## run 1
Design cpu_v, start of the top module:
module  cpu_v(wire_clock, wire_reset, bus_RAM_DATA_IN,bus_RAM_DATA_OUT,bus_RAM_ADDRESS,wire_RW, bus_keyboard, videoflag, bus_vga_pos, bus_vga_char,data_debug, led);
Size: about 360 flip-flops.
make LEC_CHECK=0 CAP_MARGIN=20 CORE_MARGIN=2 CORE_UTILIZATION=72 SLEW_MARGIN=20 finish   # period 5.91 ns
run.sh (not shown) runs the stock make flow with config.mk's settings and CLKGATE_MAP_FILE=.
Tool error GRT-0116 stopped run 1 during global routing; no final results.
Input changes introduced in run 2 (baseline for comparison: run 1):
diff --git a/flow/config.mk b/flow/config.mk
--- a/flow/config.mk
+++ b/flow/config.mk
@@ -10,0 +11,3 @@
+export CTS_CLUSTER_SIZE = 35
+export PLACE_DENSITY_LB_ADDON = 0.25
+export SETUP_SLACK_MARGIN = 4.63
==> flow/constraint.sdc <==
create_clock -name core_clock -period 15.9 [get_ports {wire_clock}]
set_input_delay 3.1800 -clock core_clock [delete_from_list [all_inputs] [get_ports {wire_clock}]]
set_output_delay 3.1800 -clock core_clock [all_outputs]
set_load 0.01 [all_outputs]
Findings:
- Run 2: aborted in global routing (tool error)
- From run 2 to run 1, total standard cell area after synthesis did not move at all.
- In run 2 the count of instances resized after the clock tree is built turned out 16 higher than in run 1.
- Run 2 vs. run 1: number of buffers on the longest clock path comparable, placed cell count down 132.
- Die size: run 2 vs run 1 identical
- Count of input and output buffers: run 1 vs run 2 identical
[inputs] run 3 vs run 2
diff --git a/flow/config.mk b/flow/config.mk
--- a/flow/config.mk
+++ b/flow/config.mk
@@ -10,4 +10,4 @@
-export CORE_UTILIZATION = 72
-export CTS_CLUSTER_SIZE = 35
-export PLACE_DENSITY_LB_ADDON = 0.25
-export SETUP_SLACK_MARGIN = 4.63
+export CORE_UTILIZATION = 68
+export CTS_CLUSTER_SIZE = 34
+export MAX_ROUTING_LAYER = met4
+export SETUP_SLACK_MARGIN = 4.88
==> flow/constraint.sdc <==
create_clock -name core_clock -period 25.9 [get_ports {wire_clock}]
set_input_delay 5.1800 -clock core_clock [delete_from_list [all_inputs] [get_ports {wire_clock}]]
set_output_delay 5.1800 -clock core_clock [all_outputs]
set_load 0.01 [all_outputs]
Findings:
- Of run 2 and run 3, only run 2 never reached the final stage.
- Nothing crashed in run 3 and all stages finished; the problem is that the final layout failed, the offending checks being capacitance limit, slew limit, setup timing.
- Run 3: core area is about 6% higher than what run 2 reported.
- The run showing the greater worst setup slack before clock tree synthesis is run 3.
- Reported for run 3 and run 2, area fraction in full adders, half adders and majority gates turned out identical to the last digit.
- Changes observed in run 3 relative to run 2: synthesized-area fraction occupied by ao, oa, aoi and oai cells was more or less identical; total of cells resized after clock tree synthesis went down.
- Die size: run 3 exceeds run 2
What run 4 does differently from run 3 at the input level:
==> flow/config.mk <==
export PLATFORM = sky130hd
export DESIGN_NAME = cpu_v
export DESIGN_NICKNAME = cpu_v
export VERILOG_FILES = /design/flow/design.v
export SDC_FILE = /design/flow/constraint.sdc
export NUM_CORES = 4
export LEC_CHECK = 0
export ABC_AREA = 1
export CAP_MARGIN = 30
export CORE_MARGIN = 2
export CORE_UTILIZATION = 72
export CTS_CLUSTER_DIAMETER = 396
export CTS_CLUSTER_SIZE = 13
export HOLD_SLACK_MARGIN = -0.1
export PLACE_DENSITY_LB_ADDON = 0.25
export SETUP_SLACK_MARGIN = -0.77
export SLEW_MARGIN = 30
==> flow/constraint.sdc <==
create_clock -name core_clock -period 14.8 [get_ports {wire_clock}]
set_input_delay 2.9600 -clock core_clock [delete_from_list [all_inputs] [get_ports {wire_clock}]]
set_output_delay 2.9600 -clock core_clock [all_outputs]
set_load 0.01 [all_outputs]
--- outcome ---
The flow ran to completion for all of run 3 and run 4 but run 4, which stopped partway. What the final checks of run 3 revealed, after a flow that finished every stage, was a layout that fails on capacitance limit, slew limit, setup timing. Note that the clock buffer count from CTS recorded for run 4 amounts to 0.838 times the value seen in run 3. Re yosys cell count: run 4 and run 3 aren't equal, and the lower value belongs to run 3. Compared with run 3, in run 4 final weighted congestion of routability-driven global placement rose 0.026; placed instance count rose about 26%. When the final numbers for run 4 and run 3 were put side by side, the chip area in the Yosys report turned out to be greater in run 4. Against run 3, placeable core region in run 4 came out better. Row die height: run 4 lower / run 3 higher. Run 4: count of buffers added by post-CTS timing repair for setup lower than run 3.

========
== build 56 ==
cpu_v again, from the RTL that the note above started with.
clock: 14.8 ns
lec_check: 0
abc_area: 1
cap_margin: 30
core_margin: 2
core_utilization: 72
cts_cluster_diameter: 396
cts_cluster_size: 13
hold_slack_margin: -0.09
place_density_lb_addon: 0.25
setup_slack_margin: 3.72
slew_margin: 0
Build 56 got as far as global routing (5_1_grt), where a tool error ended the run.
Inputs modified between build 56 and build 86:
- clearing SETUP_SLACK_MARGIN, which used to be 3.72
- swapping 0 for 20 in SLEW_MARGIN
- clearing CTS_CLUSTER_SIZE, which used to be 13
- clearing ABC_AREA, which used to be 1
- clearing PLACE_DENSITY_LB_ADDON, which used to be 0.25
- clearing CTS_CLUSTER_DIAMETER, which used to be 396
- swapping 72 for 60 in CORE_UTILIZATION
- clearing HOLD_SLACK_MARGIN, which used to be -0.09
- swapping 30 for 20 in CAP_MARGIN
- swapping 14.8 for 31.1 in the clock period (ns, I/O delays scaled along)
Build 86 reached the end of the flow, and the finished layout is clean on the timing, design-rule and antenna checks. Build 56 did not make it past global routing (5_1_grt), where a tool error ended it. Build 86 -> build 56: number of buffers on the longest clock path delta 0, exact match. Between build 56 and build 86, the flow reports synthesized cell count decreasing by more than 10%. Build 86 vs build 56: chip area line of the yosys report down in build 86. Re number of instances in the placed design: build 56 was higher than build 86. Adder and majority gate portion of the synthesized area in build 86 is 0.33 points above build 56. Compared with build 56, in build 86 buffer count from post-CTS setup fixing -90; synthesized area lower. On post-place instance area: between build 56 and build 86, it ends up higher for build 56. In the tables for build 56 and build 86, post-synthesis share of cell area spent on and, or, nand and nor gates reads lower with build 86. Build 86 improves on build 56 in worst slack after detailed placement.
diff inputs: build 86 => build 48
- an added CTS_CLUSTER_DIAMETER of 100
- a change of CORE_UTILIZATION from 60 to 57
- a change of the clock period (ns, I/O delays scaled along) from 31.1 to 33.1
## What came out
Looking only at total via count after detailed routing, and setting everything else aside, the higher value of build 48 and build 86 goes to build 86. Going from build 86 to build 48, logic share of the area shrank by 0.28 points; final setup skew shrank by 9.4 ps; power shrank by about 4%. Of build 48 and build 86, build 48 shows the higher total wire length, with build 86 below it. Build 48 ends up with a hold slack that is 9.2 ps lower than in build 86. Delta (build 48 minus build 86): worst-case headroom to the max-slew limit fell by 3.6 points, maximum cell stage delay along the critical path increased by 210 ps relative to the old numbers, part of the total power dissipated in the clock network now sits higher, height of the die now sits higher, power share of the combinational group -0.7 points.
Changes in build 14 relative to build 48:
- PLACE_DENSITY newly set to 0.37
- CTS_CLUSTER_SIZE newly set to 10
- CTS_CLUSTER_DIAMETER changed from 100 to 400
- SETUP_SLACK_MARGIN newly set to 1.56
- CORE_UTILIZATION changed from 57 to 72
- the clock period (ns, I/O delays scaled along) changed from 33.1 to 5.28
==> comparison <==
Build 14 terminated abnormally: global routing (5_1_grt) reported GRT-0116.
Looking at worst setup slack after placement, build 14 sits 21090 ps below build 48.
Against build 48, build 14 comes in 51 higher on buffers inserted during post-CTS setup optimization.
[compare] base=build 48 new=build 14: area after synthesis saw little to no change; synthesized cell count saw little to no change; total instance count after detailed placement saw an increase.
Build 48 → build 14: final RePlAce weighted congestion has increased; die area has decreased; number of clock buffers inserted by TritonCTS has increased.
[inputs] build 5 vs build 14
- removing PLACE_DENSITY (formerly 0.37)
- removing SETUP_SLACK_MARGIN (formerly 1.56)
- removing CTS_CLUSTER_DIAMETER (formerly 400)
- removing CTS_CLUSTER_SIZE (formerly 10)
- changing CORE_UTILIZATION from 72 to 40
- changing the clock period (ns, I/O delays scaled along) from 5.28 to 31.1
## What came out
In summary, build 5 completed successfully, with a layout that passed the timing, design-rule and antenna checks.
Compared with build 14, in build 5 number of gates resized after CTS -211; number of cells in the design after placement has decreased; total half-perimeter wirelength after legalization and detailed placement picked up an extra 0.62%.
Summary of build 5 over build 14: effective utilization at floorplan -32 points; total cell area at the placement stage lost 9.8%; die area increased by 79% relative to the old numbers.
### build 5 -> build 1
- putting CTS_CLUSTER_SIZE at 97 where nothing was set
- putting ABC_AREA at 1 where nothing was set
- swapping 40 for 72 in CORE_UTILIZATION
- putting PLACE_DENSITY at 0.4 where nothing was set
- putting CTS_CLUSTER_DIAMETER at 326 where nothing was set
- putting TNS_END_PERCENT at 10 where nothing was set
- swapping 31.1 for 17.3 in the clock period (ns, I/O delays scaled along)
Findings:
Of build 5 and build 1, only build 5 finishes the flow clean. FAIL build 1 @ global routing (5_1_grt): tool exited with error. Buffer count from post-CTS setup fixing in build 1 is 54 above build 5. Synthesized instance count: build 5 and build 1 compared, lower one is build 5. Summary of build 1 over build 5: adder and majority gate portion of the synthesized area lost 0.33 points, chip area dropped 43%, register share after synthesis dropped 0.39 points. Summary: with build 5 as the reference, synthesis area per yosys in build 1 moved up slightly.

========
Starting RTL as in the previous note.
clock: 21.8 ns
lec_check: 0
abc_area: 1
cap_margin: 20
core_margin: 2
core_utilization: 72
cts_cluster_diameter: 234
max_routing_layer: met4
slew_margin: 20
The first run failed in global routing with GRT-0232.
Then changed:
Settings changed: CORE_UTILIZATION 72 to 70, CTS_CLUSTER_DIAMETER 234 to 232.
Clock period 21.8 ns to 22.3 ns, I/O delays scaled along.
The new run never finished: it broke off in global routing.
Synthesized area is unchanged.
Die area climbs by about 2.8%.
Synthesized cell count is unchanged.

========
Setup of old:
Starting RTL as in the previous note.
==> flow/design.v (excerpt) <==
module  cpu_v(wire_clock, wire_reset, bus_RAM_DATA_IN,bus_RAM_DATA_OUT,bus_RAM_ADDRESS,wire_RW, bus_keyboard, videoflag, bus_vga_pos, bus_vga_char,data_debug, led);
clock: 26.7 ns
lec_check: 0
abc_area: 1
cap_margin: 20
core_margin: 2
core_utilization: 72
cts_cluster_diameter: 234
max_routing_layer: met4
setup_slack_margin: 3.89
slew_margin: 20
old: it failed with a tool error in 5_1_grt, so there are no final results.
The inputs of new differ from those of old as listed below.
- PLACE_DENSITY_LB_ADDON: unset -> 0.25
- SETUP_SLACK_MARGIN: 3.89 -> -0.77
- MAX_ROUTING_LAYER: met4 -> unset
- CTS_CLUSTER_DIAMETER: 234 -> 396
- CAP_MARGIN: 20 -> 30
- CTS_CLUSTER_SIZE: unset -> 13
- the clock period (ns, I/O delays scaled along): 26.7 -> 14.8
==> comparison <==
- Setup slack after placement for new is lower than for old.
- new: aborted in 5_1_grt (tool error)
- Diff old -> new | final weighted congestion in routability-driven placement | decrease of about 1.4%
- Against old, cell total after placement in new rose by a little under 10%.
- Re placed instance area: old was lower than new.
- Higher detailed placer's ending HPWL was reported by new, not old.
- Compared with old, new shows a lower number of instances resized during post-cts repair.
- Changes observed in new relative to old: number of buffers created by CTS went down 18%; post-synthesis simple-gate area fraction held.
Power is estimated from default activity; no workload was simulated.
